===== design/flow/run.sh =====
#!/bin/bash
# the make line also repeats each setting of config.mk as NAME=value (left out here)
make -C /OpenROAD-flow-scripts/flow DESIGN_CONFIG=/design/flow/config.mk WORK_HOME=/design/flow/orfs CLKGATE_MAP_FILE= finish

===== design/flow/constraint.sdc =====
create_clock -name core_clock -period 1.72 [get_ports {CLK}]
set_input_delay 0.3440 -clock core_clock [delete_from_list [all_inputs] [get_ports {CLK}]]
set_output_delay 0.3440 -clock core_clock [all_outputs]
set_load 0.01 [all_outputs]

===== design/flow/design.v =====
module RstGen(
    input           clk,
    input           asrst_n,
    output wire     srst_n
);
reg  asrst_n_d1, asrst_n_d2;
always @(posedge clk or negedge asrst_n) begin
    if (!asrst_n) begin
        asrst_n_d1 <= 1'b0;
        asrst_n_d2 <= 1'b0;
    end
    else begin
        asrst_n_d1 <= asrst_n;
        asrst_n_d2 <= asrst_n_d1;
    end
end
assign srst_n = asrst_n_d2;
endmodule
module RoundRobinArbiter(
    input wire clk,
    input wire asrst,            
    input wire en,
    input wire [2:0] req_vld,
    output reg [2:0] o_grant
);
reg [2:0] last_grant;            
always @(*) begin
    if (en)
        case (last_grant)
            'b001: begin
                if      (req_vld[1]) o_grant = 3'b010;
                else if (req_vld[2]) o_grant = 3'b100;
                else if (req_vld[0]) o_grant = 3'b001;
                else                 o_grant = 3'b000;
            end
            'b010: begin
                if      (req_vld[2]) o_grant = 3'b100;
                else if (req_vld[0]) o_grant = 3'b001;
                else if (req_vld[1]) o_grant = 3'b010;
                else                 o_grant = 3'b000;
            end
            'b100: begin
                if      (req_vld[0]) o_grant = 3'b001;
                else if (req_vld[1]) o_grant = 3'b010;
                else if (req_vld[2]) o_grant = 3'b100;
                else                 o_grant = 3'b000;
            end
            default: o_grant <= 3'b000;
        endcase
    else
        o_grant <= 3'b000;
end
always @(posedge clk or posedge asrst) begin
    if (asrst) last_grant <= 'b100;
    else if (en && (| req_vld)) begin
        last_grant <= o_grant;
    end
end
endmodule
module SyncFIFO #(
    parameter DEPTH = 192,
    parameter WIDTH = 8
)(
    input                           clk,
    input                           asrst,   
    input                           wren,    
    input           [WIDTH-1:0]     wrdata,  
    output   wire                   full,    
    input                           rden,    
    output   reg    [WIDTH-1:0]     rddata,  
    output   wire                   empty    
);
localparam ADDR_WIDTH = $clog2(DEPTH);       
reg  [WIDTH-1:0] mem [0:DEPTH-1];            
reg  [ADDR_WIDTH-1:0] wrptr;                 
reg  [ADDR_WIDTH-1:0] rdptr;
reg  [ADDR_WIDTH:0] cnt;                     
always @(posedge clk or posedge asrst) begin
    if (asrst) begin
        rdptr  <= 'd0;
        rddata <= 'd0;
    end 
    else if (rden && !empty) begin
        rddata <= mem[rdptr];
        if (rdptr < DEPTH - 1) 
            rdptr <= rdptr + 'd1;
        else rdptr <= 'd0;
    end
end
always @(posedge clk or posedge asrst) begin
    if (asrst) begin
        wrptr <= 'd0;
    end 
    else if (wren && !full) begin
        mem[wrptr] <= wrdata;
        if (wrptr < DEPTH - 1) 
            wrptr <= wrptr + 'd1;
        else wrptr <= 'd0;
    end
end
always @(posedge clk or posedge asrst) begin
    if (asrst) 
        cnt <= 'd0;
    else if ((wren && !full) && !(rden && !empty))
        cnt <= cnt + 'd1;
    else if (!(wren && !full) && (rden && !empty))
        cnt <= cnt - 'd1;
end
assign full = (cnt == DEPTH);
assign empty = (cnt == 0);
endmodule
module SyncFIFO_Bypass #(
    parameter   DEPTH = 8,
    parameter   WIDTH = 64
)(
    input                       CLK,
    input                       Reset,       
    input                       i_WrEn,      
    input       [WIDTH-1:0]     i_WrData,    
    output wire                 o_Valid,     
    output wire [WIDTH-1:0]     o_Data,
    input                       i_Grant,
    output wire                 o_Grant
);
wire                    fifo_wren, fifo_rden;
wire                    fifo_empty;
wire  [WIDTH-1:0]       fifo_wrdata, fifo_rddata;
reg   [WIDTH-1:0]       i_WrData_reg;        
reg                     i_Grant_reg;         
reg                     fifo_empty_reg;      
always @(posedge CLK) begin
    i_WrData_reg <= i_WrData;
    i_Grant_reg  <= i_Grant;
    fifo_empty_reg <= fifo_empty;
end
assign o_Valid = i_Grant_reg;
assign fifo_wren = (i_WrEn && i_Grant && fifo_empty) ? 0 : i_WrEn;
assign fifo_wrdata = i_WrData;
assign fifo_rden = i_Grant;
assign o_Grant = fifo_empty ? i_WrEn : 1;
assign o_Data  = (i_Grant_reg && fifo_empty_reg) ? i_WrData_reg : fifo_rddata;
SyncFIFO #(
    .DEPTH      ( DEPTH         ),
    .WIDTH      ( WIDTH         )
)u_SyncFIFO(
    .clk        ( CLK           ),
    .asrst      ( Reset         ),
    .wren       ( fifo_wren     ),
    .wrdata     ( fifo_wrdata   ),
    .full       (               ),
    .rden       ( fifo_rden     ),
    .rddata     ( fifo_rddata   ),
    .empty      ( fifo_empty    )
);
endmodule
module PassC #(
    parameter WIDTH = 8
)(
    input                       CLK,
    input                       Reset,       
    input                       i_WrEn,      
    input       [WIDTH-1:0]     i_WrData,    
    output reg                  o_Valid,     
    output reg  [WIDTH-1:0]     o_Data,
    input                       i_Grant,
    output wire                 o_Grant
);
assign o_Grant = i_WrEn;
always @(posedge CLK or posedge Reset) begin
    if (Reset)
        o_Valid <= 'd0;
    else
        o_Valid <= i_Grant;
end
always @(posedge CLK or posedge Reset) begin
    if (Reset)
        o_Data  <= 'd0;
    else if (i_Grant)
        o_Data  <= i_WrData;
end
endmodule
module ArbTop #(
    parameter   FIFO_DEPTH = 8,
    parameter   WIDTH = 64
)(
    input                       CLK,
    input                       ASynReset_N,
    input                       i_DataValid_A, i_DataValid_B, i_DataValid_C,
    input       [WIDTH-1:0]     i_DataIn_A,    i_DataIn_B,    i_DataIn_C,
    input                       i_DataGrant_D,
    output wire                 o_DataValid_D,
    output wire [WIDTH-1:0]     o_DataOut_D,
    output wire                 o_DataGrant_A, o_DataGrant_B, o_DataGrant_C
);
wire                SynReset_N;
wire  [2:0]         arb_req, arb_grant;
wire                PassA_DataVld, PassB_DataVld, PassC_DataVld;
wire  [WIDTH-1:0]   PassA_Data,    PassB_Data,    PassC_Data;
assign {o_DataGrant_C, o_DataGrant_B, o_DataGrant_A} = arb_grant;
assign o_DataValid_D = (PassA_DataVld || PassB_DataVld || PassC_DataVld);
assign o_DataOut_D = PassA_DataVld ? PassA_Data :
                     PassB_DataVld ? PassB_Data :
                     PassC_DataVld ? PassC_Data :
                     0;
RstGen u_RstGen(
    .clk        ( CLK           ),
    .asrst_n    ( ASynReset_N   ),
    .srst_n     ( SynReset_N    )
);
RoundRobinArbiter u_RoundRobinArbiter(
    .clk        ( CLK           ),
    .asrst      ( ~SynReset_N   ),
    .en         ( i_DataGrant_D ),
    .req_vld    ( arb_req       ),
    .o_grant    ( arb_grant     )
);
SyncFIFO_Bypass #(
    .DEPTH      ( FIFO_DEPTH    ),
    .WIDTH      ( WIDTH         )
) u_PassA (
    .CLK        ( CLK           ),
    .Reset      ( ~SynReset_N   ),
    .i_Grant    ( arb_grant[0]  ),
    .i_WrEn     ( i_DataValid_A ),
    .i_WrData   ( i_DataIn_A    ),
    .o_Grant    ( arb_req[0]    ),
    .o_Valid    ( PassA_DataVld ),
    .o_Data     ( PassA_Data    )
);
SyncFIFO_Bypass #(
    .DEPTH      ( FIFO_DEPTH    ),
    .WIDTH      ( WIDTH         )
) u_PassB (
    .CLK        ( CLK           ),
    .Reset      ( ~SynReset_N   ),
    .i_Grant    ( arb_grant[1]  ),
    .i_WrEn     ( i_DataValid_B ),
    .i_WrData   ( i_DataIn_B    ),
    .o_Grant    ( arb_req[1]    ),
    .o_Valid    ( PassB_DataVld ),
    .o_Data     ( PassB_Data    )
);
PassC #(
    .WIDTH      ( WIDTH         )
)u_PassC (
    .CLK        ( CLK           ),
    .Reset      ( ~SynReset_N   ),
    .i_Grant    ( arb_grant[2]  ),
    .i_WrEn     ( i_DataValid_C ),
    .i_WrData   ( i_DataIn_C    ),
    .o_Grant    ( arb_req[2]    ),
    .o_Valid    ( PassC_DataVld ),
    .o_Data     ( PassC_Data    )
);
endmodule

===== design/flow/config.mk =====
export PLATFORM = sky130hd
export DESIGN_NAME = ArbTop
export DESIGN_NICKNAME = ArbTop
export VERILOG_FILES = /design/flow/design.v
export SDC_FILE = /design/flow/constraint.sdc
export NUM_CORES = 4
export LEC_CHECK = 0
export CAP_MARGIN = 20
export CORE_MARGIN = 2
export CORE_UTILIZATION = 65
export SLEW_MARGIN = 20

==> job_summary.md, run 1 <==
### Flow metrics

| Metric | Value |
|---|---|
| Status | finished with violations |
| SO Faults | negative setup slack |
| Pre-Place Util | 0.656 |
| Cell count in the Yosys report | 2997 |
| Post-DRT Antenna Nets | 0 |
| Synth Area in Adders | 0.00753 |
| Final net count | 3939 |
| XOR/XNOR Area Share | 0.00169 |
| Hold Startpoint | i_DataIn_C[20] |
| CORE AREA | 0.0790 mm² |
| Simple Share, Synth | 0.0185 |
| Final worst slack | -1.20 ns |
| Total sequential power | 39.2 mW |
| GP Congestion | 0.953 |
| Syn avg cell area | 17.3 µm² |
| CP most frequent cell | buf_6 |
| Sw Pwr | 19.5 mW |
| Worst-Skew Late Latency | 0.75 ns |
| Power of the clock network | 30.8 mW |
| RSZ-0062 raised after global routing | yes |
| Switching share of power | 0.241 |
| Clock share of power | 0.382 |
| Initial DRC count | 4243 |
| Dpl ws | -1.55 ns |
| Slew margin rel. | 0.439 |
| R2r setup slk | -1.17 ns |
| Logic pwr share | 0.131 |
| CP Class | flop to output port |
| OpenROAD warnings | 49 |
| P_comb | 10.6 mW |
| First-pass GRT wire length | 212 mm |
| Yosys stat chip area | 0.0519 mm² |
| Maximum vdd drop | 1330 µV |
| Crit path to | o_DataGrant_A |
| Largest net degree at the start of global routing | 109 |
| Final wirelength | 150 mm |
| Yosys warning tally | 6 |
| CP delay by family, top | simple AND/OR/NAND/NOR gates |
| Via density | 6.71 |
| Area leader, netlist | edfxtp_1 |
| Crit end category | output port |
| Worst path max stage delay | 0.55 ns |
| CTS H-tree depth | 4 |
| Synth Instances | 2997 |
| Final hold vios | 0 |
| Worst path bufs/invs | 2 |
| Most frequent cell after synthesis | edfxtp_1 |
| Worst reg2reg startpoint | u_RoundRobinArbiter.last_grant[2] |
| Post-DR wirelength/cell | 30.8 µm |
| Filler Cells Inserted | 3661 |
| CTS tree | built |
| Asr flop ratio synth | 0.159 |
| AO/OA Area Share | 0.105 |
| Chip area | 0.0820 mm² |
| Worst Path Max Fanout | 3 |
| CP required | 1.38 ns |
| Vias post-DR | 32728 |
| Worst setup SP type | flop |
| Final Cycle Share | 1.70 |
| Syn nets | 3225 |
| First drt pass iteration count | 7 |
| Synth Seq Share | 0.749 |
| Placed Cells | 4528 |
| Placed wire-length estimate | 89.4 mm |
| Post-synth top area share | 0.593 |
| Vias in the first global route | 32908 |
| Flip-flops with a built-in enable | 1024 |
| Clk sink count | 1374 |
| Placed inst area | 0.0596 mm² |
| Mux share | 0.0981 |
| Minimum clock period | 2.92 ns |
| Max Clk Rate | 0.342 GHz |
| FP Rows | 103 |
| Top power group | registers |
| Netlist cell types | 65 |
| Reg2Reg Capture Point | u_PassB.u_SyncFIFO.cnt[3] |
| Critical Path Start | u_PassB.u_SyncFIFO.cnt[1] |
| Bufs on Longest Clock Path | 3 |
| Worst Clk Skew | 0.0355 ns |
| Worst path cell trace | or4_4, or3_4, buf_6, a21oi_4, and2_4, buf_6 |
| Hold slack | 0.211 ns |
| Die Height | 286 µm |
| Min-delay worst type | input port to flop |
| Synth flops | 1374 |
| Hold Path End | u_PassC.o_Data[20] |
| Setup violators final | 1310 |
| GRT Util Overall | 0.353 |
| Synth area leaders | edfxtp_1 (59%), dfrtp_1 (10%), mux2_2 (7.5%) |
| IO Port Bufs | 265 |
| Hold path depth | 2 |
| Internal Pwr Total | 61.2 mW |
| Num CTS Buffers | 137 |
| CP max stage cell | or4_4 |
| Initial antenna violation count | 12 |
| Final Util | 0.845 |
| Non-filler instance count after layout | 4881 |
| CP arrival | 2.58 ns |
| Measured slew at the worst slew-check pin | 0.840 ns |
| Sequential power share | 0.487 |
| Dominant register cell | edfxtp_1 |
| # IOs | 266 |
| Top comb family, area | AND-OR/OR-AND gates |
| Netlist Area Pre-Place | 0.0519 mm² |
| Overflow after GRT | 0 |
| Area grow syn2layout | 28.8% |
| Worst r2r path cells | 12 |
| Die width | 286 µm |
| Cell count along the critical path | 6 |
| P_leak | 24.9 nW |
| # DRC | 0 |
| Pwr Density | 1210 mW/mm² |
| CTS root buf | clkbuf_16 |
| Clk pin slew, worst setup/hold paths | 0.06 ns |
| Synth cell count leaders | edfxtp_1 (1024), mux2_2 (346), dfrtp_1 (217) |
| Post-route cell area | 0.0668 mm² |
| Max_cap viols | 0 |
| Final slew viol count | 0 |
cell type report:
cell class,count,area [µm²],area share
Sequential cell,1374,38900,0.582
Clock inverter,68,857,0.0128
Tap cell,1050,1310,0.0197
Timing Repair Buffer,777,8250,0.124
Clock buffer,188,3820,0.0572
Antenna cell,3,7.51,0.000112
Inverter,40,155,0.00232
Multi-Input combinational cell,1381,13500,0.202
routing by layer:
layer  global-route usage  part of all wire
met2                0.555              0.48
met5                    0           0.00070
met4                0.127             0.034
met1                0.496              0.39
met3               0.0745             0.097
metrics by stage:
step                      TNS (ns)  power [mW]
after CTS                  -998.31        79.7
after floorplan           -2746.60        43.2
after global routing      -1128.49        82.6
after detailed placement  -1425.36        48.1
final                     -1055.15        80.6
after global placement    -1381.95        47.7
what timing repair did:
item                                    in CTS  in global routing
endpoints found under the setup margin    1310               1310
buffers inserted                            37                 41
endpoints found under the hold margin        2                  0
pin swaps                                   45                 39
gates cloned                                 6                 19
hold buffers                                 1                  0
resized                                    505                138
==> run 2: changes to the inputs <==
- CORE_UTILIZATION: 65 -> 40
- clock period: 1.72 -> 3.07 ns (I/O delays scaled with it)
==> run 2 against run 1 <==
  * Still fails the layout checks on negative setup slack
  * Wire length decreased by 4.7%
  * Synthesized cell count unchanged
  * Worst setup slack improved by 1.1 ns
  * Global-route usage decreased by 14 points
  * Flip-flop count unchanged
  * Register-to-register slack improved by 1.2 ns
  * Final cell count increased by 8.9%
  * Cell area decreased by 3.5%
  * First-iteration DRC count decreased by 32%
  * Count of clock-buffer cells in the layout increased by 5
  * Clock power decreased by 46%
  * Sequential share of layout area increased by 2.1 points
==> job_summary.md, run 2 <==
### Flow metrics

| Metric | Value |
|---|---|
| Maximum vdd drop | 603 µV (was 1330 µV) |
| CP most frequent cell | buf_4 (was buf_6) |
| XOR/XNOR Area Share | 0.00169 (unchanged) |
| Chip area | 0.133 mm² (was 0.0820 mm²) |
| Placed wire-length estimate | 90.8 mm (was 89.4 mm) |
| IO Port Bufs | 265 (unchanged) |
| Status | finished with violations (unchanged) |
| P_comb | 4.90 mW (was 10.6 mW) |
| Largest net degree at the start of global routing | 114 (was 109) |
| CTS root buf | clkbuf_16 (unchanged) |
| Hold bufs inserted after CTS | 0 (was 1) |
| P_leak | 23.2 nW (was 24.9 nW) |
| Pwr Density | 673 mW/mm² (was 1210 mW/mm²) |
| Logic pwr share | 0.113 (was 0.131) |
| Synth Area in Adders | 0.00753 (unchanged) |
| Netlist Area Pre-Place | 0.0519 mm² (unchanged) |
| FP Rows | 132 (was 103) |
| Synth area leaders | edfxtp_1 (59%), dfrtp_1 (10%), mux2_2 (7.5%) (unchanged) |
| Yosys warning tally | 6 (unchanged) |
| Synth flops | 1374 (unchanged) |
| Die width | 364 µm (was 286 µm) |
| CP Class | flop to output port (unchanged) |
| Synth Seq Share | 0.749 (unchanged) |
| Reg2Reg Capture Point | u_PassB.u_SyncFIFO.mem[4][0] (was u_PassB.u_SyncFIFO.cnt[3]) |
| Placed inst area | 0.0587 mm² (was 0.0596 mm²) |
| Power Total | 43.4 mW (was 80.6 mW) |
| Post-route cell area | 0.0645 mm² (was 0.0668 mm²) |
| Initial antenna violation count | 27 (was 12) |
| Final net count | 3680 (was 3939) |
| First drt pass iteration count | 9 (was 7) |
| Mux share | 0.0981 (unchanged) |
| Switching share of power | 0.234 (was 0.241) |
| Syn nets | 3225 (unchanged) |
| Worst Clk Skew | 0.0181 ns (was 0.0355 ns) |
| Area grow syn2layout | 24.3% (was 28.8%) |
| Final Cycle Share | 1.04 (was 1.70) |
| Cell count along the critical path | 7 (was 6) |
| Via density | 5.56 (was 6.71) |
| Filler Cells Inserted | 10854 (was 3661) |
| Worst setup SP type | flop (unchanged) |
| Post-synth top area share | 0.593 (unchanged) |
| CP arrival | 2.57 ns (was 2.58 ns) |
| # DRC | 0 (unchanged) |
| Yosys stat chip area | 0.0519 mm² (unchanged) |
| Sw Pwr | 10.1 mW (was 19.5 mW) |
| Final worst slack | -0.117 ns (was -1.20 ns) |
| Syn avg cell area | 17.3 µm² (unchanged) |
| Power of the clock network | 16.5 mW (was 30.8 mW) |
| Internal Pwr Total | 33.2 mW (was 61.2 mW) |
| R2r setup slk | 0.07 ns (was -1.17 ns) |
| Initial DRC count | 2882 (was 4243) |
| Final wirelength | 143 mm (was 150 mm) |
| Clock share of power | 0.381 (was 0.382) |
| Asr flop ratio synth | 0.159 (unchanged) |
| Worst path max stage delay | 0.42 ns (was 0.55 ns) |
| Worst path cell trace | or3b_4, a2111oi_4, buf_4, nor2_4, nor3_2, buf_4, buf_6 (was or4_4, or3_4, buf_6, a21oi_4, and2_4, buf_6) |
| Crit path to | o_DataGrant_B (was o_DataGrant_A) |
| Worst Path Max Fanout | 4 (was 3) |
| Worst path bufs/invs | 3 (was 2) |
| Post-DRT Antenna Nets | 0 (unchanged) |
| Min-delay worst type | input port to async pin (was input port to flop) |
| Area leader, netlist | edfxtp_1 (unchanged) |
| Most frequent cell after synthesis | edfxtp_1 (unchanged) |
| Simple Share, Synth | 0.0185 (unchanged) |
| CP max stage cell | or3b_4 (was or4_4) |
| Sequential power share | 0.506 (was 0.487) |
| Dpl ws | -0.555 ns (was -1.55 ns) |
| OpenROAD warnings | 47 (was 49) |
| Synth Instances | 2997 (unchanged) |
| Synth cell count leaders | edfxtp_1 (1024), mux2_2 (346), dfrtp_1 (217) (unchanged) |
| Vias post-DR | 29575 (was 32728) |
| GRT Util Overall | 0.215 (was 0.353) |
| Num CTS Buffers | 139 (was 137) |
| Top comb family, area | AND-OR/OR-AND gates (unchanged) |
| CORE AREA | 0.129 mm² (was 0.0790 mm²) |
| CP delay by family, top | simple AND/OR/NAND/NOR gates (unchanged) |
| Final hold vios | 0 (unchanged) |
| Die Height | 364 µm (was 286 µm) |
| Worst r2r path cells | 8 (was 12) |
| Measured slew at the worst slew-check pin | 1.17 ns (was 0.840 ns) |
| Vias in the first global route | 29999 (was 32908) |
| Minimum clock period | 3.19 ns |
| Dominant register cell | edfxtp_1 (unchanged) |
| Critical Path Start | u_RoundRobinArbiter.last_grant[1] (was u_PassB.u_SyncFIFO.cnt[1]) |
| CTS tree | built (unchanged) |
| Worst reg2reg startpoint | u_RoundRobinArbiter.last_grant[2] (unchanged) |
| Final slew viol count | 0 (unchanged) |
| Max_cap viols | 0 (unchanged) |
| Post-DR wirelength/cell | 26.9 µm (was 30.8 µm) |
| GP Congestion | 0.844 (was 0.953) |
| Top power group | registers (unchanged) |
| Slew margin rel. | 0.217 (was 0.439) |
| Setup violators final | 7 (was 1310) |
| Clk pin slew, worst setup/hold paths | 0.06 ns (about the same) |
| Crit end category | output port (unchanged) |
| Worst-Skew Late Latency | 0.74 ns (was 0.75 ns) |
| Pre-Place Util | 0.401 (was 0.656) |
| CTS H-tree depth | 4 (unchanged) |
| Hold slack | 0.0539 ns (was 0.211 ns) |
| Clk sink count | 1374 (unchanged) |
| SO Faults | negative setup slack (unchanged) |
| Bufs on Longest Clock Path | 3 (unchanged) |
| AO/OA Area Share | 0.105 (unchanged) |
| RSZ-0062 raised after global routing | yes (unchanged) |
| First-pass GRT wire length | 208 mm (was 212 mm) |
| Flip-flops with a built-in enable | 1024 (unchanged) |
| Netlist cell types | 65 (unchanged) |
| # IOs | 266 (unchanged) |
| Total sequential power | 21.9 mW (was 39.2 mW) |
| CP required | 2.46 ns (was 1.38 ns) |
| Overflow after GRT | 0 (unchanged) |
| Max Clk Rate | 0.314 GHz |
| Cell count in the Yosys report | 2997 (unchanged) |
-- run 2: layout make-up --
class                      count  area, µm²  area share
timing repair buffer         516       5510      0.0854
clock inverter                64        533     0.00827
multi-input combinational   1381      13300       0.206
tap                         1742       2180      0.0338
clock buffer                 193       3900      0.0605
inverter                      40        150     0.00233
antenna                        7       17.5    0.000272
sequential                  1374      38900       0.603
-- run 2: layer usage --
layer / vias to the layer above / part of all wire / GRT usage
met3: 204 / 0.068 / 0.0473
met2: 965 / 0.47 / 0.338
met1: 15332 / 0.44 / 0.301
met4: 16 / 0.022 / 0.0627
met5: - / 0.00070 / 0
li1: 13058 / - / -
-- run 2: per-stage QoR --
step | utilization | instances | TNS [ns]
2_1_floorplan | - | 2997 | -1080.59
3_3_place_gp | 0.454 | 5013 | -112.65
3_5_place_dp | 0.454 | 5013 | -113.92
4_1_cts | 0.498 | 5301 | -1.52
5_1_grt | 0.499 | 5315 | -1.74
6_report | 0.499 | 5317 | -0.338
-- run 2: timing repair --
action,4_1_cts,5_1_grt
gates cloned,5,0
hold endpoints to repair,0,0
gates resized,411,66
setup buffers,26,12
pin swaps,29,25
endpoints found under the setup margin,67,50
==> run 3: changes to the inputs <==
- CORE_UTILIZATION: 40 -> 72
- CTS_CLUSTER_SIZE: not set -> 36
- PLACE_DENSITY_LB_ADDON: not set -> 0.2
- SETUP_SLACK_MARGIN: not set -> -0.15
- SLEW_MARGIN: 20 -> 30
- clock period: 3.07 -> 2.9 ns (I/O delays scaled with it)
==> run 3 against run 2 <==
  * The layout still fails its checks (negative setup slack)
  * Combinational power up 12%
  * Sequential share of layout area up 1.3 points
  * Wire length up 20%
  * Sequential power up 7%
  * Count of clock-buffer cells in the layout down 2
  * Power up 6.8%
  * Cell area down 2.1%
  * Critical path type unchanged
  * Largest cell class unchanged
  * Largest power group unchanged
  * Highest routed layer unchanged
==> job_summary.md, run 3 <==
### Flow metrics

| Metric | Value |
|---|---|
| Chip area | 0.0742 mm² (was 0.133 mm²) |
| Initial antenna violation count | 19 (was 27) |
| Final worst slack | -0.251 ns (was -0.117 ns) |
| Worst path bufs/invs | 3 (unchanged) |
| Die width | 272 µm (was 364 µm) |
| Synth Seq Share | 0.749 (unchanged) |
| IO Port Bufs | 265 (unchanged) |
| GP Congestion | 1.01 (was 0.844) |
| Power Total | 46.3 mW (was 43.4 mW) |
| Yosys stat chip area | 0.0519 mm² (unchanged) |
| CTS tree | built (unchanged) |
| # IOs | 266 (unchanged) |
| Cell count along the critical path | 6 (was 7) |
| Post-DR wirelength/cell | 38.2 µm (was 26.9 µm) |
| Status | finished with violations (unchanged) |
| CTS H-tree depth | 4 (unchanged) |
| CP delay by family, top | buffers and inverters (was simple AND/OR/NAND/NOR gates) |
| Mux share | 0.0981 (unchanged) |
| Final wirelength | 172 mm (was 143 mm) |
| Synth Area in Adders | 0.00753 (unchanged) |
| Synth cell count leaders | edfxtp_1 (1024), mux2_2 (346), dfrtp_1 (217) (unchanged) |
| Syn avg cell area | 17.3 µm² (unchanged) |
| CP arrival | 2.57 ns (about the same) |
| Post-route cell area | 0.0631 mm² (was 0.0645 mm²) |
| Vias post-DR | 35177 (was 29575) |
| SO Faults | negative setup slack (unchanged) |
| AO/OA Area Share | 0.105 (unchanged) |
| Area leader, netlist | edfxtp_1 (unchanged) |
| XOR/XNOR Area Share | 0.00169 (unchanged) |
| Worst path max stage delay | 0.40 ns (was 0.42 ns) |
| Initial DRC count | 7621 (was 2882) |
| Largest net degree at the start of global routing | 95 (was 114) |
| Synth flops | 1374 (unchanged) |
| Setup TNS | -21.47 ns (was -0.338 ns) |
| Max_cap viols | 0 (unchanged) |
| Syn nets | 3225 (unchanged) |
| Overflow after GRT | 0 (unchanged) |
| Critical Path Start | u_PassB.fifo_empty_reg (was u_RoundRobinArbiter.last_grant[1]) |
| Worst setup SP type | flop (unchanged) |
| R2r setup slk | -0.17 ns (was 0.07 ns) |
| Worst Path Max Fanout | 6 (was 4) |
| P_comb | 5.49 mW (was 4.90 mW) |
| First drt pass iteration count | 10 (was 9) |
| First-pass GRT wire length | 239 mm (was 208 mm) |
| Placed inst area | 0.0577 mm² (was 0.0587 mm²) |
| Netlist cell types | 65 (unchanged) |
| Hold bufs inserted after CTS | 0 (unchanged) |
| Worst r2r path cells | 12 (was 8) |
| Worst Clk Skew | 0.0270 ns (was 0.0181 ns) |
| Crit path to | o_DataOut_D[39] (was o_DataGrant_B) |
| Bufs on Longest Clock Path | 3 (unchanged) |
| FP Rows | 98 (was 132) |
| GRT Util Overall | 0.450 (was 0.215) |
| Final Cycle Share | 1.09 (was 1.04) |
| Minimum clock period | 3.15 ns |
| Clk sink count | 1374 (unchanged) |
| Switching share of power | 0.255 (was 0.234) |
| Most frequent cell after synthesis | edfxtp_1 (unchanged) |
| Worst path cell trace | buf_12, bufbuf_16, mux2_2, a221oi_4, a21oi_1, buf_2 (was or3b_4, a2111oi_4, buf_4, nor2_4, nor3_2, buf_4, buf_6) |
| Flip-flops with a built-in enable | 1024 (unchanged) |
| # DRC | 0 (unchanged) |
| Non-filler instance count after layout | 4509 (was 5317) |
| Top power group | registers (unchanged) |
| Clock share of power | 0.375 (was 0.381) |
| Post-DRT Antenna Nets | 0 (unchanged) |
| Hold slack | 0.0249 ns (was 0.0539 ns) |
| CTS root buf | clkbuf_16 (unchanged) |
| Logic pwr share | 0.119 (was 0.113) |
| Cell count in the Yosys report | 2997 (unchanged) |
| Clk pin slew, worst setup/hold paths | 0.05 ns (was 0.06 ns) |
| Pre-Place Util | 0.727 (was 0.401) |
| Power of the clock network | 17.3 mW (was 16.5 mW) |
| Die Height | 272 µm (was 364 µm) |
| P_leak | 23.0 nW (was 23.2 nW) |
| Post-synth top area share | 0.593 (unchanged) |
| RSZ-0062 raised after global routing | yes (unchanged) |
| Setup violators final | 403 (was 7) |
| Num CTS Buffers | 133 (was 139) |
| Yosys warning tally | 6 (unchanged) |
| Maximum vdd drop | 573 µV (was 603 µV) |
| Pwr Density | 733 mW/mm² (was 673 mW/mm²) |
| Top comb family, area | AND-OR/OR-AND gates (unchanged) |
| Vias in the first global route | 34607 (was 29999) |
| Max Clk Rate | 0.317 GHz |
| CORE AREA | 0.0714 mm² (was 0.129 mm²) |
| Sequential power share | 0.507 (was 0.506) |
| Synth Instances | 2997 (unchanged) |
| Via density | 7.80 (was 5.56) |
| Final net count | 3665 (was 3680) |
| Slew margin rel. | 0.435 (was 0.217) |
| Asr flop ratio synth | 0.159 (unchanged) |
| Dpl ws | -0.758 ns (was -0.555 ns) |
| Netlist Area Pre-Place | 0.0519 mm² (unchanged) |
| Dominant register cell | edfxtp_1 (unchanged) |
| Total sequential power | 23.4 mW (was 21.9 mW) |
| Placed wire-length estimate | 86.5 mm (was 90.8 mm) |
| Internal Pwr Total | 34.5 mW (was 33.2 mW) |
| Worst-Skew Late Latency | 0.75 ns (was 0.74 ns) |
| OpenROAD warnings | 44 (was 47) |
| Final slew viol count | 0 (unchanged) |
| CP Class | flop to output port (unchanged) |
| CP max stage cell | a221oi_4 (was or3b_4) |
| Min-delay worst type | input port to async pin (unchanged) |
| Area grow syn2layout | 21.7% (was 24.3%) |
| Sw Pwr | 11.8 mW (was 10.1 mW) |
| Reg2Reg Capture Point | u_PassA.u_SyncFIFO.cnt[3] (was u_PassB.u_SyncFIFO.mem[4][0]) |
| Placed Cells | 4233 (was 5013) |
| Worst reg2reg startpoint | u_PassB.u_SyncFIFO.cnt[1] (was u_RoundRobinArbiter.last_grant[2]) |
| Synth area leaders | edfxtp_1 (59%), dfrtp_1 (10%), mux2_2 (7.5%) (unchanged) |
| CP required | 2.32 ns (was 2.46 ns) |
| Crit end category | output port (unchanged) |
| Measured slew at the worst slew-check pin | 0.848 ns (was 1.17 ns) |
| Final hold vios | 0 (unchanged) |
| Simple Share, Synth | 0.0185 (unchanged) |
| Final Util | 0.885 (was 0.499) |
run 3: final cells by class:
class                      count  area (µm²)
antenna                       11        27.5
clock buffer                 191        3820
clock inverter                55         394
fill                        2403        8240
inverter                      40         150
multi-input combinational   1381       13200
sequential                  1374       38900
tap                          950        1190
timing repair buffer         507        5440
run 3: what timing repair did:
| action | 4_1_cts | 5_1_grt |
|---|---|---|
| cloned | 4 | 1 |
| endpoints found under the setup margin | 69 | 51 |
| resized | 323 | 75 |
| setup buffers | 17 | 6 |
| pin swaps | 24 | 22 |
run 3: layer usage:
layer | GRT usage | part of all wire | wire length [µm] | vias to the layer above
met4 | 0.237 | 0.071 | 12200 | 24
met1 | 0.593 | 0.32 | 54700 | 17153
met5 | 0 | 0.0010 | 174 | -
li1 | - | - | - | 12980
met2 | 0.700 | 0.46 | 79200 | 4116
met3 | 0.118 | 0.15 | 25800 | 904
==> run 4: changes to the inputs <==
- CORE_UTILIZATION: 72 -> 70
- CTS_CLUSTER_SIZE: 36 -> 45
- PLACE_DENSITY_LB_ADDON: 0.2 -> 0.0
- SETUP_SLACK_MARGIN: -0.15 -> 0.79
- SLEW_MARGIN: 30 -> 20
- TNS_END_PERCENT: not set -> 10
- clock period: 2.9 -> 2.74 ns (I/O delays scaled with it)
==> run 4 against run 3 <==
  * Still fails the layout checks on negative setup slack
  * Flip-flop count is the same
  * Register-to-register slack about the same
  * Via count decreased by 4.9%
  * Critical path depth rose by 3
  * Area after synthesis stayed put
  * Sequential power is 6% higher
  * Combinational power increased by 23%
  * Die area rose by 2.8%
  * Worst setup slack got worse by 0.13 ns
  * Sequential share of layout area is 1.8 points lower
  * Synthesized cell count is the same
  * Critical endpoint is now o_DataOut_D[63]
  * Largest cell class unchanged
==> job_summary.md, run 4 <==
### Flow metrics

| Metric | Value |
|---|---|
| Status | finished with violations (unchanged) |
| SO Faults | negative setup slack (unchanged) |
| Largest net degree at the start of global routing | 105 (was 95) |
| Asr flop ratio synth | 0.159 (unchanged) |
| Pre-Place Util | 0.708 (was 0.727) |
| Final net count | 3776 (was 3665) |
| Synth cell count leaders | edfxtp_1 (1024), mux2_2 (346), dfrtp_1 (217) (unchanged) |
| Worst Clk Skew | 0.0256 ns (was 0.0270 ns) |
| Die Height | 276 µm (was 272 µm) |
| Dpl ws | -0.731 ns (was -0.758 ns) |
| Initial DRC count | 5444 (was 7621) |
| Max_cap viols | 0 (unchanged) |
| Post-synth top area share | 0.593 (unchanged) |
| Cell count in the Yosys report | 2997 (unchanged) |
| WL met1 | 56.1 mm (was 54.7 mm) |
| Synth Seq Share | 0.749 (unchanged) |
| Flip-flops with a built-in enable | 1024 (unchanged) |
| Yosys warning tally | 6 (unchanged) |
| Clk sink count | 1374 (unchanged) |
| Reg2Reg Capture Point | u_PassA.u_SyncFIFO.mem[5][46] (was u_PassA.u_SyncFIFO.cnt[3]) |
| Placed Cells | 4257 (was 4233) |
| Final wirelength | 158 mm (was 172 mm) |
| Placed wire-length estimate | 84.1 mm (was 86.5 mm) |
| Synth area leaders | edfxtp_1 (59%), dfrtp_1 (10%), mux2_2 (7.5%) (unchanged) |
| R2r setup slk | -0.18 ns (was -0.17 ns) |
| Netlist Area Pre-Place | 0.0519 mm² (unchanged) |
| Power Total | 49.6 mW (was 46.3 mW) |
| Worst setup SP type | flop (unchanged) |
| Most frequent cell after synthesis | edfxtp_1 (unchanged) |
| Routed wl met3 | 20.3 mm (was 25.8 mm) |
| Yosys stat chip area | 0.0519 mm² (unchanged) |
| Synth Instances | 2997 (unchanged) |
| Syn avg cell area | 17.3 µm² (unchanged) |
| Worst path bufs/invs | 6 (was 3) |
| CP delay by family, top | buffers and inverters (unchanged) |
| Non-filler instance count after layout | 4632 (was 4509) |
| First-pass GRT wire length | 213 mm (was 239 mm) |
| CP arrival | 2.57 ns (about the same) |
| Post-DR wirelength/cell | 34.1 µm (was 38.2 µm) |
| Setup violators final | 468 (was 403) |
| Worst r2r path cells | 13 (was 12) |
| Chip area | 0.0763 mm² (was 0.0742 mm²) |
| Post-DRT Antenna Nets | 0 (unchanged) |
| Hold Path End | u_RstGen.asrst_n_d2 |
| Slew margin rel. | 0.299 (was 0.435) |
| Top power group | registers (unchanged) |
| FP Rows | 99 (was 98) |
| Worst Path Max Fanout | 5 (was 6) |
| Netlist cell types | 65 (unchanged) |
| Measured slew at the worst slew-check pin | 1.05 ns (was 0.848 ns) |
| Sw Pwr | 12.0 mW (was 11.8 mW) |
| GP Congestion | 0.885 (was 1.01) |
| Sequential power share | 0.498 (was 0.507) |
| Initial antenna violation count | 18 (was 19) |
| Via density | 7.22 (was 7.80) |
| Maximum vdd drop | 680 µV (was 573 µV) |
| Min-delay worst type | flop to flop (was input port to async pin) |
| Minimum clock period | 3.12 ns |
| Synth Area in Adders | 0.00753 (unchanged) |
| Die width | 276 µm (was 272 µm) |
| XOR/XNOR Area Share | 0.00169 (unchanged) |
| Power of the clock network | 18.1 mW (was 17.3 mW) |
| Syn nets | 3225 (unchanged) |
| Worst path max stage delay | 0.38 ns (was 0.40 ns) |
| CTS root buf | clkbuf_16 (unchanged) |
| AO/OA Area Share | 0.105 (unchanged) |
| Dominant register cell | edfxtp_1 (unchanged) |
| Simple Share, Synth | 0.0185 (unchanged) |
| Total sequential power | 24.7 mW (was 23.4 mW) |
| Filler Cells Inserted | 2704 (was 2403) |
| Worst reg2reg startpoint | u_RoundRobinArbiter.last_grant[2] (was u_PassB.u_SyncFIFO.cnt[1]) |
| Hold path depth | 0 |
| Final Cycle Share | 1.14 (was 1.09) |
| Hold Startpoint | u_RstGen.asrst_n_d1 |
| Internal Pwr Total | 37.6 mW (was 34.5 mW) |
| Clock share of power | 0.365 (was 0.375) |
| Max Clk Rate | 0.321 GHz |
| Pwr Density | 762 mW/mm² (was 733 mW/mm²) |
| Crit end category | output port (unchanged) |
| Vias in the first global route | 32375 (was 34607) |
| # IOs | 266 (unchanged) |
| Met2 wire length | 74.7 mm (was 79.2 mm) |
| IO Port Bufs | 265 (unchanged) |
| # DRC | 0 (unchanged) |
| Final hold vios | 0 (unchanged) |
| Critical Path Start | u_PassB.fifo_empty_reg (unchanged) |
| First drt pass iteration count | 7 (was 10) |
| CP max stage cell | dfxtp_4 (was a221oi_4) |
| CTS H-tree depth | 4 (unchanged) |
| P_leak | 23.9 nW (was 23.0 nW) |
| Final Util | 0.889 (was 0.885) |
| Cell count along the critical path | 9 (was 6) |
| RSZ-0062 raised after global routing | yes (unchanged) |
| Final slew viol count | 0 (unchanged) |
| Clk pin slew, worst setup/hold paths | 0.06 ns (was 0.05 ns) |
| P_comb | 6.77 mW (was 5.49 mW) |
| Num CTS Buffers | 133 (unchanged) |
| Vias post-DR | 33452 (was 35177) |
| Worst path cell trace | buf_6, buf_12, buf_16, buf_12, buf_6, mux2_4, a221oi_2, a21oi_1, buf_4 (was buf_12, bufbuf_16, mux2_2, a221oi_4, a21oi_1, buf_2) |
| Setup TNS | -39.49 ns (was -21.47 ns) |
| CP required | 2.19 ns (was 2.32 ns) |
| Synth flops | 1374 (unchanged) |
| Placed inst area | 0.0578 mm² (was 0.0577 mm²) |
| Logic pwr share | 0.137 (was 0.119) |
| Area grow syn2layout | 25.5% (was 21.7%) |
| Hold slack | 0.356 ns (was 0.0249 ns) |
| Mux share | 0.0981 (unchanged) |
| Bufs on Longest Clock Path | 3 (unchanged) |
| Final worst slack | -0.379 ns (was -0.251 ns) |
| Worst-Skew Late Latency | 0.74 ns (was 0.75 ns) |
| Switching share of power | 0.243 (was 0.255) |
| CORE AREA | 0.0732 mm² (was 0.0714 mm²) |
| Top comb family, area | AND-OR/OR-AND gates (unchanged) |
| GRT Util Overall | 0.380 (was 0.450) |
| OpenROAD warnings | 47 (was 44) |
| Top sig layer | met5 (unchanged) |
| Area leader, netlist | edfxtp_1 (unchanged) |
| Post-route cell area | 0.0651 mm² (was 0.0631 mm²) |
| Overflow after GRT | 0 (unchanged) |
| CP Class | flop to output port (unchanged) |
| Crit path to | o_DataOut_D[63] (was o_DataOut_D[39]) |
| CTS tree | built (unchanged) |
run 4: layout make-up:
type                       instances  area, µm²  area share
timing repair buffer             618       7120       0.109
tap                              959       1200      0.0184
antenna                           14       35.0    0.000538
clock buffer                     208       3860      0.0593
multi-input combinational       1381      13400       0.206
sequential                      1374      38900       0.597
inverter                          40        158     0.00242
clock inverter                    38        403     0.00619
run 4: per-layer routing:
layer | vias up | track usage
li1 | 13225 | -
met1 | 16805 | 0.528
met2 | 2962 | 0.597
met3 | 446 | 0.0908
met5 | - | 0
met4 | 14 | 0.141
run 4: repair_timing:
item | 4_1_cts | 5_1_grt
setup endpoints to repair | 1307 | 1358
cloned | 9 | 23
pin swaps | 33 | 57
hold endpoints to repair | 2 | 0
buffers inserted | 41 | 41
resized | 399 | 204
hold buffers | 1 | 0
==> run 5: changes to the inputs <==
- ABC_AREA: not set -> 0
- CORE_UTILIZATION: 70 -> 72
- CTS_CLUSTER_SIZE: 45 -> 89
- PLACE_DENSITY_LB_ADDON: 0.0 -> 0.2
- SETUP_SLACK_MARGIN: 0.79 -> 0.76
- SLEW_MARGIN: 20 -> 30
- TNS_END_PERCENT: 10 -> 5
- clock period: 2.74 -> 2.76 ns (I/O delays scaled with it)
==> run 5 against run 4 <==
  * Worst setup slack worse by 0.15 ns
  * Cell area about the same
  * Critical path type unchanged
  * Critical path depth fell by 1
  * Area after synthesis is the same
  * Utilization up 2.3 points
  * Flip-flop count is the same
  * The layout still fails its checks (negative setup slack)
  * Non-clock buffer count decreased by 25
  * Clock power up 7%
  * Power rose by 2.1%
==> job_summary.md, run 5 <==
### Flow metrics

| Metric | Value |
|---|---|
| Yosys stat chip area | 0.0519 mm² (unchanged) |
| P_comb | 6.57 mW (was 6.77 mW) |
| Max Clk Rate | 0.304 GHz |
| Min-delay worst type | flop to async pin (was flop to flop) |
| Logic pwr share | 0.130 (was 0.137) |
| Initial antenna violation count | 21 (was 18) |
| Worst r2r path cells | 14 (was 13) |
| XOR/XNOR Area Share | 0.00169 (unchanged) |
| Post-DRT Antenna Nets | 0 (unchanged) |
| Pre-Place Util | 0.727 (was 0.708) |
| Synth Seq Share | 0.749 (unchanged) |
| CP arrival | 2.74 ns (was 2.57 ns) |
| CORE AREA | 0.0714 mm² (was 0.0732 mm²) |
| Worst path max stage delay | 0.45 ns (was 0.38 ns) |
| FP Rows | 98 (was 99) |
| Worst path cell trace | buf_12, buf_12, buf_12, buf_6, mux2_4, a221oi_4, a21oi_2, buf_2 (was buf_6, buf_12, buf_16, buf_12, buf_6, mux2_4, a221oi_2, a21oi_1, buf_4) |
| Reg2Reg Capture Point | u_PassC.o_Data[1] (was u_PassA.u_SyncFIFO.mem[5][46]) |
| Final Cycle Share | 1.19 (was 1.14) |
| Worst path bufs/invs | 5 (was 6) |
| Internal Pwr Total | 37.0 mW (was 37.6 mW) |
| Slew margin rel. | 0.316 (was 0.299) |
| Final slew viol count | 0 (unchanged) |
| Switching share of power | 0.270 (was 0.243) |
| Crit path to | o_DataOut_D[31] (was o_DataOut_D[63]) |
| Dominant register cell | edfxtp_1 (unchanged) |
| GRT Util Overall | 0.465 (was 0.380) |
| Maximum vdd drop | 680 µV (about the same) |
| Mux share | 0.0981 (unchanged) |
| Netlist cell types | 65 (unchanged) |
| Worst Clk Skew | 0.0292 ns (was 0.0256 ns) |
| Die Height | 272 µm (was 276 µm) |
| P_leak | 23.7 nW (was 23.9 nW) |
| Overflow after GRT | 0 (unchanged) |
| R2r setup slk | -0.31 ns (was -0.18 ns) |
| Initial DRC count | 8995 (was 5444) |
| Bufs on Longest Clock Path | 3 (unchanged) |
| Max_cap viols | 0 (unchanged) |
| CP Class | flop to output port (unchanged) |
| Via density | 8.39 (was 7.22) |
| Setup violators final | 898 (was 468) |
| Sequential power share | 0.490 (was 0.498) |
| Cell count in the Yosys report | 2997 (unchanged) |
| Worst-Skew Late Latency | 0.77 ns (was 0.74 ns) |
| Vias in the first global route | 35038 (was 32375) |
| Measured slew at the worst slew-check pin | 1.01 ns (was 1.05 ns) |
| Hold slack | 0.166 ns (was 0.356 ns) |
| Top comb family, area | AND-OR/OR-AND gates (unchanged) |
| CP most frequent cell | buf_12 |
| Chip area | 0.0742 mm² (was 0.0763 mm²) |
| Area grow syn2layout | 25.5% (about the same) |
| Placed wire-length estimate | 86.4 mm (was 84.1 mm) |
| Final net count | 3751 (was 3776) |
| RSZ-0062 raised after global routing | yes (unchanged) |
| Flip-flops with a built-in enable | 1024 (unchanged) |
| Asr flop ratio synth | 0.159 (unchanged) |
| Yosys warning tally | 6 (unchanged) |
| Final worst slack | -0.533 ns (was -0.379 ns) |
| Clk pin slew, worst setup/hold paths | 0.07 ns (was 0.06 ns) |
| SO Faults | negative setup slack (unchanged) |
| # IOs | 266 (unchanged) |
| Die width | 272 µm (was 276 µm) |
| Final hold vios | 0 (unchanged) |
| Post-DR wirelength/cell | 44.6 µm (was 34.1 µm) |
| # DRC | 0 (unchanged) |
| Synth cell count leaders | edfxtp_1 (1024), mux2_2 (346), dfrtp_1 (217) (unchanged) |
| Simple Share, Synth | 0.0185 (unchanged) |
| CP required | 2.21 ns (was 2.19 ns) |
| Pwr Density | 778 mW/mm² (was 762 mW/mm²) |
| Setup TNS | -85.45 ns (was -39.49 ns) |
| Clk sink count | 1374 (unchanged) |
| Status | finished with violations (unchanged) |
| Vias post-DR | 38607 (was 33452) |
| CTS H-tree depth | 4 (unchanged) |
| CTS tree | built (unchanged) |
| Area leader, netlist | edfxtp_1 (unchanged) |
| Synth Area in Adders | 0.00753 (unchanged) |
| Most frequent cell after synthesis | edfxtp_1 (unchanged) |
| GP Congestion | 0.994 (was 0.885) |
| Power Total | 50.6 mW (was 49.6 mW) |
| IO Port Bufs | 265 (unchanged) |
| First drt pass iteration count | 13 (was 7) |
| CTS root buf | clkbuf_16 (unchanged) |
| Minimum clock period | 3.29 ns |
| Critical Path Start | u_PassB.fifo_empty_reg (unchanged) |
| Worst reg2reg startpoint | u_PassA.u_SyncFIFO.cnt[1] (was u_RoundRobinArbiter.last_grant[2]) |
| Syn nets | 3225 (unchanged) |
| Final wirelength | 205 mm (was 158 mm) |
| Synth Instances | 2997 (unchanged) |
| Sw Pwr | 13.7 mW (was 12.0 mW) |
| Synth area leaders | edfxtp_1 (59%), dfrtp_1 (10%), mux2_2 (7.5%) (unchanged) |
| Post-synth top area share | 0.593 (unchanged) |
| Netlist Area Pre-Place | 0.0519 mm² (unchanged) |
| Worst Path Max Fanout | 8 (was 5) |
| Post-route cell area | 0.0651 mm² (about the same) |
| Total sequential power | 24.8 mW (was 24.7 mW) |
| Largest net degree at the start of global routing | 116 (was 105) |
| AO/OA Area Share | 0.105 (unchanged) |
| Worst setup SP type | flop (unchanged) |
| Cell count along the critical path | 8 (was 9) |
| CP max stage cell | a221oi_4 (was dfxtp_4) |
| Num CTS Buffers | 133 (unchanged) |
| Synth flops | 1374 (unchanged) |
| Clock share of power | 0.381 (was 0.365) |
| Syn avg cell area | 17.3 µm² (unchanged) |
| Top power group | registers (unchanged) |
| OpenROAD warnings | 50 (was 47) |
| Power of the clock network | 19.3 mW (was 18.1 mW) |
| CP delay by family, top | buffers and inverters (unchanged) |
| First-pass GRT wire length | 247 mm (was 213 mm) |
| Crit end category | output port (unchanged) |
| Placed inst area | 0.0578 mm² (about the same) |
-- run 5: area by class of cell --
class                   count  area, µm²
diodes                     16       40.0
clock buffers             190       3690
clock inverters            55        642
fillers                  1965       6290
inverters                  40        154
multi-input cells        1381      14100
flip-flops and latches   1374      38900
well taps                 950       1190
repair buffers            593       6400
-- run 5: repair_timing --
action	CTS	global route
cloned	2	7
resized	492	198
setup endpoints to repair	1304	1306
hold buffers	1	0
pin swaps	48	60
hold endpoints to repair	2	0
setup buffers	44	30
-- run 5: stage by stage --
stage,util,setup slack [ns],std cells
4_1_cts,0.893,-0.404,4546
5_1_grt,0.912,-0.519,4592
2_1_floorplan,-,-2.30,2997
3_3_place_gp,0.810,-0.761,4254
3_5_place_dp,0.810,-0.741,4254
6_report,0.912,-0.533,4599
-- run 5: metal layers --
| metal | share of wire | track usage | vias to the layer above | wire length [µm] |
|---|---|---|---|---|
| li1 | - | - | 13178 | - |
| met1 | 0.29 | 0.603 | 18126 | 59100 |
| met2 | 0.43 | 0.721 | 5575 | 87900 |
| met3 | 0.17 | 0.131 | 1708 | 35200 |
| met4 | 0.11 | 0.256 | 20 | 22800 |
| met5 | 0.00095 | 0 | - | 196 |
==> run 6: changes to the inputs <==
- ABC_AREA: 0 -> not set
- CORE_MARGIN: 2 -> 3
- CORE_UTILIZATION: 72 -> 27
- CTS_CLUSTER_SIZE: 89 -> 36
- SETUP_SLACK_MARGIN: 0.76 -> 0.19
- SLEW_MARGIN: 30 -> 0
- TNS_END_PERCENT: 5 -> not set
- clock period: 2.76 -> 4.93 ns (I/O delays scaled with it)
==> run 6 against run 5 <==
  * Now clean on timing, DRC and antenna
  * First-iteration DRC count down 71%
  * Die area went up to 2.7 times the previous value
  * Via count is 25% lower
  * Highest routed layer unchanged
  * Utilization decreased by 58 points
  * Wire length is 23% lower
==> job_summary.md, run 6 <==
### Flow metrics

| Metric | Value |
|---|---|
| Worst reg2reg startpoint | u_PassB.u_SyncFIFO.cnt[0] (was u_PassA.u_SyncFIFO.cnt[1]) |
| OpenROAD warnings | 42 (was 50) |
| Measured slew at the worst slew-check pin | 1.11 ns (was 1.01 ns) |
| Hold slack | 0.348 ns (was 0.166 ns) |
| CTS tree | built (unchanged) |
| Die Height | 444 µm (was 272 µm) |
| CTS root buf | clkbuf_16 (unchanged) |
| Post-DR wirelength/cell | 26.7 µm (was 44.6 µm) |
| Final Cycle Share | 0.917 (was 1.19) |
| Post-cts sizing count | 2 (was 492) |
| Top comb family, area | AND-OR/OR-AND gates (unchanged) |
| Setup violators final | 0 (was 898) |
| Clk pin slew, worst setup/hold paths | 0.06 ns (was 0.07 ns) |
| Reg2Reg Capture Point | u_PassA.u_SyncFIFO.cnt[3] (was u_PassC.o_Data[1]) |
| Max_cap viols | 0 (unchanged) |
| Top power group | registers (unchanged) |
| Internal Pwr Total | 20.9 mW (was 37.0 mW) |
| Status | timing/DRC/antenna clean (was finished with violations) |
| Netlist Area Pre-Place | 0.0519 mm² (unchanged) |
| CP max stage cell | or4_1 (was a221oi_4) |
| Simple Share, Synth | 0.0185 (unchanged) |
| Vias in the first global route | 29720 (was 35038) |
| Final net count | 3532 (was 3751) |
| # DRC | 0 (unchanged) |
| Num CTS Buffers | 155 (was 133) |
| Area leader, netlist | edfxtp_1 (unchanged) |
| Final wirelength | 159 mm (was 205 mm) |
| Final hold vios | 0 (unchanged) |
| Synth Area in Adders | 0.00753 (unchanged) |
| Mux share | 0.0981 (unchanged) |
| Initial DRC count | 2603 (was 8995) |
| Post-synth top area share | 0.593 (unchanged) |
| Worst Clk Skew | 0.0248 ns (was 0.0292 ns) |
| Yosys warning tally | 6 (unchanged) |
| Synth Instances | 2997 (unchanged) |
| Worst Path Max Fanout | 14 (was 8) |
| Pre-Place Util | 0.272 (was 0.727) |
| Worst-Skew Late Latency | 0.77 ns (about the same) |
| GRT Util Overall | 0.159 (was 0.465) |
| Placed wire-length estimate | 97.3 mm (was 86.4 mm) |
| Flop area | 0.0389 mm² (unchanged) |
| Asr flop ratio synth | 0.159 (unchanged) |
| IO Port Bufs | 265 (unchanged) |
| CP required | 3.94 ns (was 2.21 ns) |
| Synth cell count leaders | edfxtp_1 (1024), mux2_2 (346), dfrtp_1 (217) (unchanged) |
| Slew margin rel. | 0.259 (was 0.316) |
| CTS H-tree depth | 4 (unchanged) |
| Total sequential power | 13.8 mW (was 24.8 mW) |
| CP arrival | 3.54 ns (was 2.74 ns) |
| Power of the clock network | 11.3 mW (was 19.3 mW) |
| Yosys stat chip area | 0.0519 mm² (unchanged) |
| Clk sink count | 1374 (unchanged) |
| Syn avg cell area | 17.3 µm² (unchanged) |
| Synth Seq Share | 0.749 (unchanged) |
| Hold Path End | u_RstGen.asrst_n_d2 |
| Final Util | 0.331 (was 0.912) |
| Cell count in the Yosys report | 2997 (unchanged) |
| P_leak | 22.0 nW (was 23.7 nW) |
| Maximum vdd drop | 251 µV (was 680 µV) |
| Minimum clock period | 4.52 ns |
| Flip-flops with a built-in enable | 1024 (unchanged) |
| Max Clk Rate | 0.221 GHz |
| Post-DRT Antenna Nets | 0 (unchanged) |
| Die width | 444 µm (was 272 µm) |
| Vias post-DR | 28805 (was 38607) |
| Filler Cells Inserted | 18421 (was 1965) |
| First drt pass iteration count | 8 (was 13) |
| Worst path bufs/invs | 2 (was 5) |
| Critical Path Start | u_PassA.u_SyncFIFO.cnt[3] (was u_PassB.fifo_empty_reg) |
| Synth flops | 1374 (unchanged) |
| Pwr Density | 434 mW/mm² (was 778 mW/mm²) |
| RSZ-0062 raised after global routing | no (was yes) |
| Area grow syn2layout | 21.7% (was 25.5%) |
| Final slew viol count | 0 (unchanged) |
| AO/OA Area Share | 0.105 (unchanged) |
| CP delay by family, top | simple AND/OR/NAND/NOR gates (was buffers and inverters) |
| Worst path cell trace | or4_1, o211ai_1, nand4_1, inv_2, clkdlybuf4s50_1 (was buf_12, buf_12, buf_12, buf_6, mux2_4, a221oi_4, a21oi_2, buf_2) |
| Worst path max stage delay | 0.71 ns (was 0.45 ns) |
| Hold bufs inserted after CTS | 0 (was 1) |
| Dominant register cell | edfxtp_1 (unchanged) |
| Cell count along the critical path | 5 (was 8) |
| Largest net degree at the start of global routing | 68 (was 116) |
| First-pass GRT wire length | 227 mm (was 247 mm) |
| Syn nets | 3225 (unchanged) |
| Synth area leaders | edfxtp_1 (59%), dfrtp_1 (10%), mux2_2 (7.5%) (unchanged) |
| Clock share of power | 0.413 (was 0.381) |
| Worst r2r path cells | 11 (was 14) |
| P_comb | 2.30 mW (was 6.57 mW) |
| Initial antenna violation count | 47 (was 21) |
| Most frequent cell after synthesis | edfxtp_1 (unchanged) |
| Sw Pwr | 6.53 mW (was 13.7 mW) |
| R2r setup slk | 1.40 ns (was -0.31 ns) |
| Logic pwr share | 0.084 (was 0.130) |
| Post-CTS Setup Bufs | 0 (was 44) |
| Hold Startpoint | u_RstGen.asrst_n_d1 |
| Bufs on Longest Clock Path | 3 (unchanged) |
| Chip area | 0.197 mm² (was 0.0742 mm²) |
| Setup TNS | 0 ns (was -85.45 ns) |
| Min-delay worst type | flop to flop (was flop to async pin) |
| FP Rows | 160 (was 98) |
| GP Congestion | 0.741 (was 0.994) |
| CORE AREA | 0.191 mm² (was 0.0714 mm²) |
| CP Class | flop to output port (unchanged) |
| Switching share of power | 0.238 (was 0.270) |
| Netlist cell types | 65 (unchanged) |
| Overflow after GRT | 0 (unchanged) |
| Worst setup SP type | flop (unchanged) |
| Crit path to | o_DataGrant_C (was o_DataOut_D[31]) |
| Sequential power share | 0.503 (was 0.490) |
| Crit end category | output port (unchanged) |
| # IOs | 266 (unchanged) |
| XOR/XNOR Area Share | 0.00169 (unchanged) |
| Logic area | 0.0123 mm² (was 0.0141 mm²) |
| Via density | 4.84 (was 8.39) |
| Hold path depth | 0 |
-- run 6: per-layer routing --
layer | wire length [µm] | global-route usage | vias up
met5 | 69 | 0 | -
met4 | 3490 | 0.0419 | 10
met3 | 6500 | 0.0255 | 248
met2 | 79100 | 0.271 | 727
met1 | 69800 | 0.209 | 15083
li1 | - | - | 12737
-- run 6: final cells by class --
class                      count  share of cell area
sequential                  1374               0.616
multi-input combinational   1381               0.194
clock buffer                 221              0.0679
timing repair buffer         352              0.0585
tap                         2511              0.0498
clock inverter                67              0.0112
inverter                      40             0.00238
antenna                        7            0.000277
-- run 6: metrics by stage --
stage | setup slack [ns] | cell area, µm² | total power [mW] | cells
floorplan | -0.126 | 52000 | 15.1 | 2997
global placement | 0.360 | 58100 | 16.4 | 5658
detailed placement | 0.439 | 58100 | 16.4 | 5658
CTS | 0.335 | 63100 | 27.8 | 5946
global route | 0.204 | 63100 | 28.4 | 5950
finish | 0.408 | 63100 | 27.4 | 5953
==> run 7: changes to the inputs <==
- CAP_MARGIN: 20 -> 40
- CORE_MARGIN: 3 -> 2
- CORE_UTILIZATION: 27 -> 70
- CTS_CLUSTER_SIZE: 36 -> 17
- PLACE_DENSITY_LB_ADDON: 0.2 -> not set
- SETUP_SLACK_MARGIN: 0.19 -> 0.97
- SLEW_MARGIN: 0 -> 20
- TNS_END_PERCENT: not set -> 70
- clock period: 4.93 -> 3.35 ns (I/O delays scaled with it)
==> run 7 against run 6 <==
  * Critical path depth grew 3
  * Hold slack got worse by 0.21 ns
  * Die area is 61% lower
  * Utilization up 56 points
  * Combinational power is 120% higher
  * Wire length is 0.41% higher
  * Cell area increased by 3.0%
  * Sequential share of layout area shrank 1.8 points
  * Global-route usage grew 24 points
  * Clock skew is 0.0031 ns higher
  * Count of clock-buffer cells in the layout down 21
  * Critical path type unchanged
  * Largest power group unchanged
==> job_summary.md, run 7 <==
### Flow metrics

| Metric | Value |
|---|---|
| RSZ-0062 raised after global routing | yes (was no) |
| Worst path cell trace | buf_12, buf_12, buf_6, buf_16, mux2_4, a221oi_2, a21oi_1, buf_2 (was or4_1, o211ai_1, nand4_1, inv_2, clkdlybuf4s50_1) |
| Critical Path Start | u_PassB.fifo_empty_reg (was u_PassA.u_SyncFIFO.cnt[3]) |
| CP Class | flop to output port (unchanged) |
| GRT Util Overall | 0.398 (was 0.159) |
| Pre-Place Util | 0.708 (was 0.272) |
| Syn avg cell area | 17.3 µm² (unchanged) |
| Asr flop ratio synth | 0.159 (unchanged) |
| Vias in the first global route | 32649 (was 29720) |
| Max_cap viols | 0 (unchanged) |
| CP arrival | 2.56 ns (was 3.54 ns) |
| Min-delay worst type | input port to async pin (was flop to flop) |
| Synth Seq Share | 0.749 (unchanged) |
| Crit end category | output port (unchanged) |
| Mux share | 0.0981 (unchanged) |
| Overflow after GRT | 0 (unchanged) |
| Minimum clock period | 3.23 ns |
| Netlist Area Pre-Place | 0.0519 mm² (unchanged) |
| CTS tree | built (unchanged) |
| Slew margin rel. | 0.414 (was 0.259) |
| Flip-flops with a built-in enable | 1024 (unchanged) |
| Yosys warning tally | 6 (unchanged) |
| Clock share of power | 0.373 (was 0.413) |
| Hold bufs inserted after CTS | 0 (unchanged) |
| Setup violators final | 0 (unchanged) |
| GP Congestion | 0.907 (was 0.741) |
| Cell count along the critical path | 8 (was 5) |
| Synth flops | 1374 (unchanged) |
| Cell count in the Yosys report | 2997 (unchanged) |
| Num CTS Buffers | 135 (was 155) |
| CP max stage cell | dfxtp_4 (was or4_1) |
| Max Clk Rate | 0.310 GHz |
| Post-route cell area | 0.0650 mm² (was 0.0631 mm²) |
| Syn nets | 3225 (unchanged) |
| Status | timing/DRC/antenna clean (unchanged) |
| Most frequent cell after synthesis | edfxtp_1 (unchanged) |
| Placed wire-length estimate | 82.1 mm (was 97.3 mm) |
| XOR/XNOR Area Share | 0.00169 (unchanged) |
| Switching share of power | 0.243 (was 0.238) |
| CP delay by family, top | buffers and inverters (was simple AND/OR/NAND/NOR gates) |
| Final Util | 0.888 (was 0.331) |
| Dominant register cell | edfxtp_1 (unchanged) |
| Post-synth top area share | 0.593 (unchanged) |
| CP required | 2.68 ns (was 3.94 ns) |
| Internal Pwr Total | 30.4 mW (was 20.9 mW) |
| P_leak | 23.9 nW (was 22.0 nW) |
| Sw Pwr | 9.78 mW (was 6.53 mW) |
| CTS H-tree depth | 4 (unchanged) |
| First-pass GRT wire length | 221 mm (was 227 mm) |
| First drt pass iteration count | 8 (unchanged) |
| Measured slew at the worst slew-check pin | 0.856 ns (was 1.11 ns) |
| Maximum vdd drop | 474 µV (was 251 µV) |
| Die Height | 276 µm (was 444 µm) |
| Placed inst area | 0.0571 mm² (was 0.0581 mm²) |
| Final net count | 3753 (was 3532) |
| Worst reg2reg startpoint | u_RoundRobinArbiter.last_grant[2] (was u_PassB.u_SyncFIFO.cnt[0]) |
| Post-DRT Antenna Nets | 0 (unchanged) |
| Area leader, netlist | edfxtp_1 (unchanged) |
| CP most frequent cell | buf_12 |
| # DRC | 0 (unchanged) |
| Dpl ws | -0.323 ns (was 0.439 ns) |
| Worst r2r path cells | 19 (was 11) |
| Worst setup SP type | flop (unchanged) |
| FP Rows | 99 (was 160) |
| Post-DR wirelength/cell | 34.7 µm (was 26.7 µm) |
| Total sequential power | 20.2 mW (was 13.8 mW) |
| Yosys stat chip area | 0.0519 mm² (unchanged) |
| Final hold vios | 0 (unchanged) |
| Via density | 7.23 (was 4.84) |
| Clk pin slew, worst setup/hold paths | 0.06 ns (about the same) |
| Vias post-DR | 33286 (was 28805) |
| Final wirelength | 160 mm (was 159 mm) |
| Worst Clk Skew | 0.0279 ns (was 0.0248 ns) |
| Clk sink count | 1374 (unchanged) |
| Top power group | registers (unchanged) |
| Power of the clock network | 15.0 mW (was 11.3 mW) |
| Chip area | 0.0763 mm² (was 0.197 mm²) |
| Worst path max stage delay | 0.38 ns (was 0.71 ns) |
| R2r setup slk | 0.14 ns (was 1.40 ns) |
| Netlist cell types | 65 (unchanged) |
| Initial antenna violation count | 14 (was 47) |
| Reg2Reg Capture Point | u_PassC.o_Valid (was u_PassA.u_SyncFIFO.cnt[3]) |
| # IOs | 266 (unchanged) |
| Sequential power share | 0.503 (about the same) |
| Crit path to | o_DataOut_D[20] (was o_DataGrant_C) |
| Worst-Skew Late Latency | 0.71 ns (was 0.77 ns) |
| Worst Path Max Fanout | 5 (was 14) |
| Final Cycle Share | 0.963 (was 0.917) |
| Synth Instances | 2997 (unchanged) |
| Largest net degree at the start of global routing | 112 (was 68) |
| Bufs on Longest Clock Path | 3 (unchanged) |
| Synth cell count leaders | edfxtp_1 (1024), mux2_2 (346), dfrtp_1 (217) (unchanged) |
| Die width | 276 µm (was 444 µm) |
| P_comb | 5.00 mW (was 2.30 mW) |
| Synth area leaders | edfxtp_1 (59%), dfrtp_1 (10%), mux2_2 (7.5%) (unchanged) |
| Pwr Density | 618 mW/mm² (was 434 mW/mm²) |
| Simple Share, Synth | 0.0185 (unchanged) |
| Final slew viol count | 0 (unchanged) |
| Initial DRC count | 5497 (was 2603) |
| Worst path bufs/invs | 5 (was 2) |
| AO/OA Area Share | 0.105 (unchanged) |
| CTS root buf | clkbuf_16 (unchanged) |
| OpenROAD warnings | 49 (was 42) |
| Area grow syn2layout | 25.4% (was 21.7%) |
| IO Port Bufs | 265 (unchanged) |
| Logic pwr share | 0.124 (was 0.084) |
| CORE AREA | 0.0732 mm² (was 0.191 mm²) |
| Top comb family, area | AND-OR/OR-AND gates (unchanged) |
| Final worst slack | 0.123 ns (was 0.408 ns) |
| Synth Area in Adders | 0.00753 (unchanged) |
run 7: layout make-up:
type,count,area [µm²]
sequential,1374,38900
multi-input combinational,1381,13500
fill,2781,8190
timing repair buffer,593,6890
clock buffer,200,3880
tap,959,1200
clock inverter,51,465
inverter,40,153
antenna,6,15.0
run 7: through the flow:
stage,power (mW),TNS [ns],hold slack (ns),instances
after floorplan,22.2,-793.48,0.331,2997
after global placement,24.0,-3.43,0.177,4178
after detailed placement,24.2,-4.72,0.177,4181
after CTS,39.6,0,0.108,4548
after global routing,41.0,0,0.129,4602
final,40.2,0,0.137,4604
run 7: metal layers:
layer	part of all wire	GRT usage
met1	0.35	0.549
met2	0.47	0.613
met3	0.13	0.107
met4	0.043	0.159
met5	0.00070	0
run 7: repair_timing:
action / 4_1_cts / 5_1_grt
gates cloned: 26 / 12
pin swaps: 53 / 57
resized: 544 / 91
setup endpoints to repair: 1287 / 1298
hold endpoints to repair: 0 / 0
buffers inserted: 90 / 38
Power is estimated from default activity; no workload was simulated.
